P:
==> flow/design.v <==
module rgst #(
    parameter w=8
)(
    input clk, rst_b, ld, clr, input [w-1:0] d, output reg [w-1:0] q
);
    always @ (posedge clk, negedge rst_b)
        if (!rst_b)                 q <= 0;
        else if (clr)               q <= 0;
        else if (ld)                q <= d;
endmodule
module mschdpath (
    input clk, rst_b,ld_merg,upd_mreg, input [511:0] blk, output [31:0] m0
);
    function [31:0] RtRot(input [31:0] x, input [4:0] p);
        reg [63:0] tmp; begin
        tmp = {x, x} >> p; RtRot = tmp[31:0];end
    endfunction
    function [31:0] Sgm0(input [31:0]x); begin
        Sgm0=RtRot(x,7)^RtRot(x,18)^(x>>3);end
    endfunction
    function [31:0] Sgm1(input [31:0]x); begin
        Sgm1=RtRot(x,17)^RtRot(x,19)^(x>>10);end
    endfunction
    function [31:0] Mux(input sel,input [31:0]d1,d0); begin
        Mux = (sel) ?  d1 : d0 ;end
    endfunction
    function [31:0] Word32(input [511:0]blk, input [3:0]idx); begin
        Word32 = blk[511-32*idx -:32];end
    endfunction
    wire [31:0] m[0:15];
    generate
        genvar k;
        for( k = 0; k < 16; k = k +1) begin:some_name
            if(k < 15)
                rgst #(.w(32)) i0(.clk(clk),.rst_b(rst_b),.clr(1'd0),.ld(upd_mreg),.d(Mux(ld_merg,Word32(blk,k),m[k+1])),.q(m[k]));
            else
                rgst #(.w(32)) i0(.clk(clk),.rst_b(rst_b),.clr(1'd0),.ld(upd_mreg),.d(Mux(ld_merg,Word32(blk,k),m[0] + Sgm0(m[1]) + m[9] + Sgm1(m[14]))),.q(m[k]));
        end
    endgenerate
    assign m0 = m[0];
endmodule
==> flow/config.mk <==
export PLATFORM = sky130hd
export DESIGN_NAME = mschdpath
export DESIGN_NICKNAME = mschdpath
export VERILOG_FILES = /design/flow/design.v
export SDC_FILE = /design/flow/constraint.sdc
export NUM_CORES = 4
export LEC_CHECK = 0
export CAP_MARGIN = 20
export CORE_MARGIN = 2
export CORE_UTILIZATION = 66
export SLEW_MARGIN = 20
==> flow/constraint.sdc <==
create_clock -name core_clock -period 3.71 [get_ports {clk}]
set_input_delay 0.7420 -clock core_clock [delete_from_list [all_inputs] [get_ports {clk}]]
set_output_delay 0.7420 -clock core_clock [all_outputs]
set_load 0.01 [all_outputs]
run.sh (not shown) runs the stock make flow with config.mk's settings and CLKGATE_MAP_FILE=.
P: complete, dirty (setup timing)
Input changes introduced in Q (baseline for comparison: P):
diff --git a/flow/config.mk b/flow/config.mk
--- a/flow/config.mk
+++ b/flow/config.mk
@@ -8,4 +8,4 @@
 export CAP_MARGIN = 20
 export CORE_MARGIN = 2
-export CORE_UTILIZATION = 66
+export CORE_UTILIZATION = 40
 export SLEW_MARGIN = 20
==> flow/constraint.sdc <==
create_clock -name core_clock -period 4.42 [get_ports {clk}]
set_input_delay 0.8840 -clock core_clock [delete_from_list [all_inputs] [get_ports {clk}]]
set_output_delay 0.8840 -clock core_clock [all_outputs]
set_load 0.01 [all_outputs]
## What came out
Q finished end to end and its layout was clean on timing, DRC and antenna.
Compared with P, Q has extra setup slack.
Per the comparison of Q with P, total power down 35%; number of primary I/O pins roughly the same.
On sequential power, the lower figure sits with Q, not P.
Diff P -> Q: number of cells on the worst reg-to-reg path shrank by 1; total track usage now sits lower; die footprint rose by 28000 µm²; clock-net power now sits lower; design area down 1600 µm².
## Diff of input files: R against Q
diff --git a/flow/config.mk b/flow/config.mk
--- a/flow/config.mk
+++ b/flow/config.mk
@@ -8,4 +8,8 @@
 export CAP_MARGIN = 20
 export CORE_MARGIN = 2
-export CORE_UTILIZATION = 40
+export CORE_UTILIZATION = 68
+export CTS_CLUSTER_DIAMETER = 26
+export CTS_CLUSTER_SIZE = 66
+export HOLD_SLACK_MARGIN = -0.09
+export SETUP_SLACK_MARGIN = 0.54
 export SLEW_MARGIN = 20
==> flow/constraint.sdc <==
create_clock -name core_clock -period 3.64 [get_ports {clk}]
set_input_delay 0.7280 -clock core_clock [delete_from_list [all_inputs] [get_ports {clk}]]
set_output_delay 0.7280 -clock core_clock [all_outputs]
set_load 0.01 [all_outputs]
Results
Status(R) = ERROR, stage = clock tree synthesis (4_1_cts). Chip footprint was higher in Q than in R. As of R, final weighted congestion of routability-driven global placement had risen by more than 10% compared to Q. Post-detailed-placement half-perimeter wirelength (higher): Q. Compared with Q, R improves total core area. As far as synthesized cell count is concerned, Q and R perform about the same.
diff inputs: R => S
diff --git a/flow/config.mk b/flow/config.mk
--- a/flow/config.mk
+++ b/flow/config.mk
@@ -9,7 +9,5 @@
 export CORE_MARGIN = 2
 export CORE_UTILIZATION = 68
-export CTS_CLUSTER_DIAMETER = 26
-export CTS_CLUSTER_SIZE = 66
-export HOLD_SLACK_MARGIN = -0.09
-export SETUP_SLACK_MARGIN = 0.54
+export CTS_CLUSTER_SIZE = 37
+export HOLD_SLACK_MARGIN = -0.05
 export SLEW_MARGIN = 20
==> flow/constraint.sdc <==
create_clock -name core_clock -period 3.71 [get_ports {clk}]
set_input_delay 0.7420 -clock core_clock [delete_from_list [all_inputs] [get_ports {clk}]]
set_output_delay 0.7420 -clock core_clock [all_outputs]
set_load 0.01 [all_outputs]
Findings:
- Although it ran to completion, S produced a layout that fails the final checks because of setup timing.
- S -> R: area fraction in xor and xnor cells delta 0, exact match
- Comparing S against R, there is no change at all in number of distinct library cell variants in the gate-level netlist after synthesis.
- Compared with R, in S detailed-placement wirelength estimate fell 1.0%, worst slack at placement shows a reduction of 95 ps, post-synthesis cell count was more or less identical, proportion of synthesized flip-flops having asynchronous set or reset held.
- In the reports for R and S, the smaller total placed instance area belongs to S.
- Comparing R against S, there is no change at all in cell total in the yosys stat output.
- Area share of and/or/nand/nor cells after synthesis came out exactly the same in R and S.


Setup of main:
RTL: the design.v shown in full above, as it stands there.
export LEC_CHECK = 0
export ABC_AREA = 0
export CAP_MARGIN = 25
export CELL_PAD_IN_SITES_DETAIL_PLACEMENT = 1
export CELL_PAD_IN_SITES_GLOBAL_PLACEMENT = 0
export CORE_ASPECT_RATIO = 1.69
export CORE_MARGIN = 8
export CORE_UTILIZATION = 61
export CTS_CLUSTER_SIZE = 17
export HOLD_SLACK_MARGIN = 0.06
export PLACE_DENSITY_LB_ADDON = 0.08
export SETUP_SLACK_MARGIN = 0.47
export SLEW_MARGIN = 30
export TNS_END_PERCENT = 60
create_clock -name core_clock -period 4.63 [get_ports {clk}]
main terminated abnormally: 3_5_place_dp reported DPL-0033.
The inputs of the feature branch differ from those of main as listed below.
- CELL_PAD_IN_SITES_GLOBAL_PLACEMENT no longer set, was 0
- CTS_CLUSTER_SIZE no longer set, was 17
- CORE_MARGIN now 2, was 8
- PLACE_DENSITY_LB_ADDON no longer set, was 0.08
- CORE_UTILIZATION now 65, was 61
- CAP_MARGIN now 20, was 25
- CELL_PAD_IN_SITES_DETAIL_PLACEMENT no longer set, was 1
- HOLD_SLACK_MARGIN no longer set, was 0.06
- SLEW_MARGIN now 20, was 30
- SETUP_SLACK_MARGIN no longer set, was 0.47
- CORE_ASPECT_RATIO no longer set, was 1.69
- ABC_AREA no longer set, was 0
- TNS_END_PERCENT no longer set, was 60
- the clock period (ns, I/O delays scaled along) now 3.09, was 4.63
Findings:
The feature branch finished every stage; the final checks, however, were not passed, the failures being setup timing.
Cmp main and the feature branch / vertical die dimension / higher: main
Diff main -> the feature branch: post-synth area from yosys stat roughly the same, area fraction in full adders, half adders and majority gates shows no meaningful change.
On floorplan-stage core utilization: the feature branch sits above main.
Changes observed in the feature branch relative to main: area of the die now sits lower; x dimension of the die moved up.


Starts from the design.v that is shown in full above.
==> flow/config.mk <==
export PLATFORM = sky130hd
export DESIGN_NAME = mschdpath
export DESIGN_NICKNAME = mschdpath
export VERILOG_FILES = /design/flow/design.v
export SDC_FILE = /design/flow/constraint.sdc
export NUM_CORES = 4
export LEC_CHECK = 0
export CAP_MARGIN = 20
export CORE_MARGIN = 2
export CORE_UTILIZATION = 72
export CTS_CLUSTER_SIZE = 43
export PLACE_DENSITY = 0.64
export SLEW_MARGIN = 20
==> flow/constraint.sdc <==
create_clock -name core_clock -period 3.71 [get_ports {clk}]
set_input_delay 0.7420 -clock core_clock [delete_from_list [all_inputs] [get_ports {clk}]]
set_output_delay 0.7420 -clock core_clock [all_outputs]
set_load 0.01 [all_outputs]
The starting point failed in 4_1_cts.
Change:
--- a/flow/config.mk
+++ b/flow/config.mk
@@ -8,6 +8,7 @@
 export CAP_MARGIN = 20
 export CORE_MARGIN = 2
-export CORE_UTILIZATION = 72
-export CTS_CLUSTER_SIZE = 43
-export PLACE_DENSITY = 0.64
+export CORE_UTILIZATION = 68
+export CTS_CLUSTER_SIZE = 34
+export HOLD_SLACK_MARGIN = -0.09
 export SLEW_MARGIN = 20
+export TNS_END_PERCENT = 80
==> flow/constraint.sdc (replaced) <==
create_clock -name core_clock -period 3.82 [get_ports {clk}]
set_input_delay 0.7640 -clock core_clock [delete_from_list [all_inputs] [get_ports {clk}]]
set_output_delay 0.7640 -clock core_clock [all_outputs]
set_load 0.01 [all_outputs]
After rerunning: The changed run completed, yet does not pass: setup timing; area after synthesis is unchanged; die area is higher by 5.8%; synthesized cell count stays the same.
Change:
--- a/flow/config.mk
+++ b/flow/config.mk
@@ -8,7 +8,6 @@
 export CAP_MARGIN = 20
 export CORE_MARGIN = 2
-export CORE_UTILIZATION = 68
-export CTS_CLUSTER_SIZE = 34
-export HOLD_SLACK_MARGIN = -0.09
+export CORE_UTILIZATION = 72
+export CTS_CLUSTER_DIAMETER = 349
+export CTS_CLUSTER_SIZE = 100
 export SLEW_MARGIN = 20
-export TNS_END_PERCENT = 80
==> flow/constraint.sdc (replaced) <==
create_clock -name core_clock -period 2.19 [get_ports {clk}]
set_input_delay 0.4380 -clock core_clock [delete_from_list [all_inputs] [get_ports {clk}]]
set_output_delay 0.4380 -clock core_clock [all_outputs]
set_load 0.01 [all_outputs]
Effect: This time the run did not get past 4_1_cts; die size decreases by about 5.4%; synthesized cell count stays the same; synthesized area stays the same.
Change:
--- a/flow/config.mk
+++ b/flow/config.mk
@@ -8,6 +8,6 @@
 export CAP_MARGIN = 20
 export CORE_MARGIN = 2
-export CORE_UTILIZATION = 72
-export CTS_CLUSTER_DIAMETER = 349
-export CTS_CLUSTER_SIZE = 100
+export CORE_UTILIZATION = 65
+export CTS_CLUSTER_SIZE = 62
+export HOLD_SLACK_MARGIN = -0.09
 export SLEW_MARGIN = 20
==> flow/constraint.sdc (replaced) <==
create_clock -name core_clock -period 3.65 [get_ports {clk}]
set_input_delay 0.7300 -clock core_clock [delete_from_list [all_inputs] [get_ports {clk}]]
set_output_delay 0.7300 -clock core_clock [all_outputs]
set_load 0.01 [all_outputs]
=> The changed run completed, yet does not pass: setup timing; synthesized cell count does not change; die area goes up by roughly a tenth; synthesized area is unchanged.


oak:
Starts from the design.v that is shown in full above.
==> flow/config.mk <==
export PLATFORM = sky130hd
export DESIGN_NAME = mschdpath
export DESIGN_NICKNAME = mschdpath
export VERILOG_FILES = /design/flow/design.v
export SDC_FILE = /design/flow/constraint.sdc
export NUM_CORES = 4
export LEC_CHECK = 0
export CAP_MARGIN = 20
export CORE_MARGIN = 2
export CORE_UTILIZATION = 68
export CTS_CLUSTER_SIZE = 34
export SLEW_MARGIN = 20
==> flow/constraint.sdc <==
create_clock -name core_clock -period 3.82 [get_ports {clk}]
set_input_delay 0.7640 -clock core_clock [delete_from_list [all_inputs] [get_ports {clk}]]
set_output_delay 0.7640 -clock core_clock [all_outputs]
set_load 0.01 [all_outputs]
Nothing crashed in oak and all stages finished; the problem is that the final layout failed, the offending checks being setup timing.
## Diff of input files: pine against oak
- CTS_CLUSTER_SIZE: 34 -> 100
- ABC_AREA: unset -> 1
- CORE_UTILIZATION: 68 -> 72
- TNS_END_PERCENT: unset -> 10
- CTS_CLUSTER_DIAMETER: unset -> 349
- the clock period (ns, I/O delays scaled along): 3.82 -> 1.94
Results
- No final results exist for pine, since it was stopped by error GRT-0116 during global routing (5_1_grt).
- oak finished all stages; however, its layout fails the closing checks, the failures being setup timing.
- Of the two values seen for largest family of logic cells by area, multiplexers was produced by oak and AND-OR/OR-AND gates by pine.
- Number of instances resized during post-cts repair on pine is up relative to oak.
- Relative to oak, synthesis area per yosys increased by about 2.4% in pine.
- NOTE placer congestion estimate oak->pine increased by a few percent
- CTS buffer count: pine lower than oak
- Taking oak as the reference point, the width of the die of pine falls by about 1.6%.
- Compared with oak, in pine count of distinct cell types in the synthesized netlist decreased by 49% relative to the old numbers, netlist area before placement increased by 2.4% relative to the old numbers, worst slack at placement decreased by 1.68 ns relative to the old numbers, overall chip area decreased by 3.2% relative to the old numbers.
- On pine: number of standard-cell rows in the floorplan is 2 lower than what oak gave.
- Going from oak to pine, the xor/xnor share of the synthesized area was found to have gone down by 0.66 points.
Input-level comparison between birch and pine:
- swapping 100 for 25 in CTS_CLUSTER_SIZE
- clearing TNS_END_PERCENT, which used to be 10
- swapping 349 for 355 in CTS_CLUSTER_DIAMETER
- putting CORE_ASPECT_RATIO at 0.93 where nothing was set
- swapping 1.94 for 2.67 in the clock period (ns, I/O delays scaled along)
==> results <==
As the logs show, birch stopped at global routing (5_1_grt) after a tool error, so it never reached the end of the flow.
In the reports for birch and pine, the smaller post-detailed-placement half-perimeter wirelength belongs to pine.
Sequential element share of the synthesized area: birch vs pine identical
Count of instantiated cells in the yosys netlist came out exactly the same in birch and pine.
Summary of the comparison: vertical die size is lower in birch, relative to pine.
Per the comparison of birch with pine, number of sinks driven by the clock tree closely matched the old numbers; synthesized instance count closely matched the old numbers.
Relative to pine, starting density of the core has gone down in birch.
Taking pine as the reference, in birch die area shows no meaningful change; last weighted congestion value of the routability-driven placer shows a reduction of about 7%; number of resized instances in the post-cts repair step shows a reduction of 2.6%.
The inputs of maple differ from those of birch as listed below.
- CTS_CLUSTER_DIAMETER: 355 -> unset
- CORE_UTILIZATION: 72 -> 68
- ABC_AREA: 1 -> unset
- CTS_CLUSTER_SIZE: 25 -> unset
- CORE_ASPECT_RATIO: 0.93 -> unset
- the clock period (ns, I/O delays scaled along): 2.67 -> 3.89
[summary]
maple ran in full, but the layout does not pass; the checks complain about setup timing.
For birch, the flow was terminated by a tool error in global routing (5_1_grt) and produced no final design.
maple vs birch: number of buffers inserted by post-CTS setup repair down
Changes observed in maple relative to birch: half-perimeter wire length after detailed placement down about 23%, area of the chip has increased.
The post-cts hold buffer count in maple sits 1 below the value recorded for birch.
Changes observed in maple relative to birch: area fraction in full adders, half adders and majority gates saw little to no change; number of distinct library cell variants in the gate-level netlist after synthesis saw an increase; Yosys chip area saw a decrease.
maple: average instance area after synthesis about 24% above birch
Diff maple and birch: number of instances in the synthesized netlist lower in maple


RTL: the design.v shown in full above, as it stands there.
Settings: LEC_CHECK=0, CAP_MARGIN=20, CORE_MARGIN=2, CORE_UTILIZATION=68, CTS_CLUSTER_DIAMETER=33, CTS_CLUSTER_SIZE=62, HOLD_SLACK_MARGIN=-0.09, SETUP_SLACK_MARGIN=1.04, SLEW_MARGIN=20, TNS_END_PERCENT=80; clock period 3.65 ns.
The starting point aborted during global routing (5_1_grt), error GRT-0116.
Rerun with:
--- a/flow/config.mk
+++ b/flow/config.mk
@@ -10,5 +10,4 @@
-export CORE_UTILIZATION = 68
-export CTS_CLUSTER_DIAMETER = 33
-export CTS_CLUSTER_SIZE = 62
-export HOLD_SLACK_MARGIN = -0.09
-export SETUP_SLACK_MARGIN = 1.04
+export CORE_UTILIZATION = 72
+export CTS_CLUSTER_DIAMETER = 349
+export CTS_CLUSTER_SIZE = 100
+export PLACE_DENSITY = 0.38
@@ -16 +15 @@
-export TNS_END_PERCENT = 80
+export TNS_END_PERCENT = 10
==> flow/constraint.sdc (replaced) <==
create_clock -name core_clock -period 1.94 [get_ports {clk}]
set_input_delay 0.3880 -clock core_clock [delete_from_list [all_inputs] [get_ports {clk}]]
set_output_delay 0.3880 -clock core_clock [all_outputs]
set_load 0.01 [all_outputs]
After rerunning: Now the flow failed in clock tree synthesis (4_1_cts). Synthesized cell count stays the same. Area after synthesis does not change. Die area shrinks by 5.4%.
Rerun with:
--- a/flow/config.mk
+++ b/flow/config.mk
@@ -7,0 +8 @@
+export ABC_AREA = 1
@@ -13 +14 @@
-export PLACE_DENSITY = 0.38
+export SETUP_SLACK_MARGIN = 0.65
==> flow/constraint.sdc (replaced) <==
create_clock -name core_clock -period 2.19 [get_ports {clk}]
set_input_delay 0.4380 -clock core_clock [delete_from_list [all_inputs] [get_ports {clk}]]
set_output_delay 0.4380 -clock core_clock [all_outputs]
set_load 0.01 [all_outputs]
=> Now the flow failed in global routing (5_1_grt). Synthesized area grows by about 2.4%. Die size grows by about 2.4%. Synthesized cell count grows by 27%.
Power figures rest on the tool's default switching activity, not on a simulated workload.
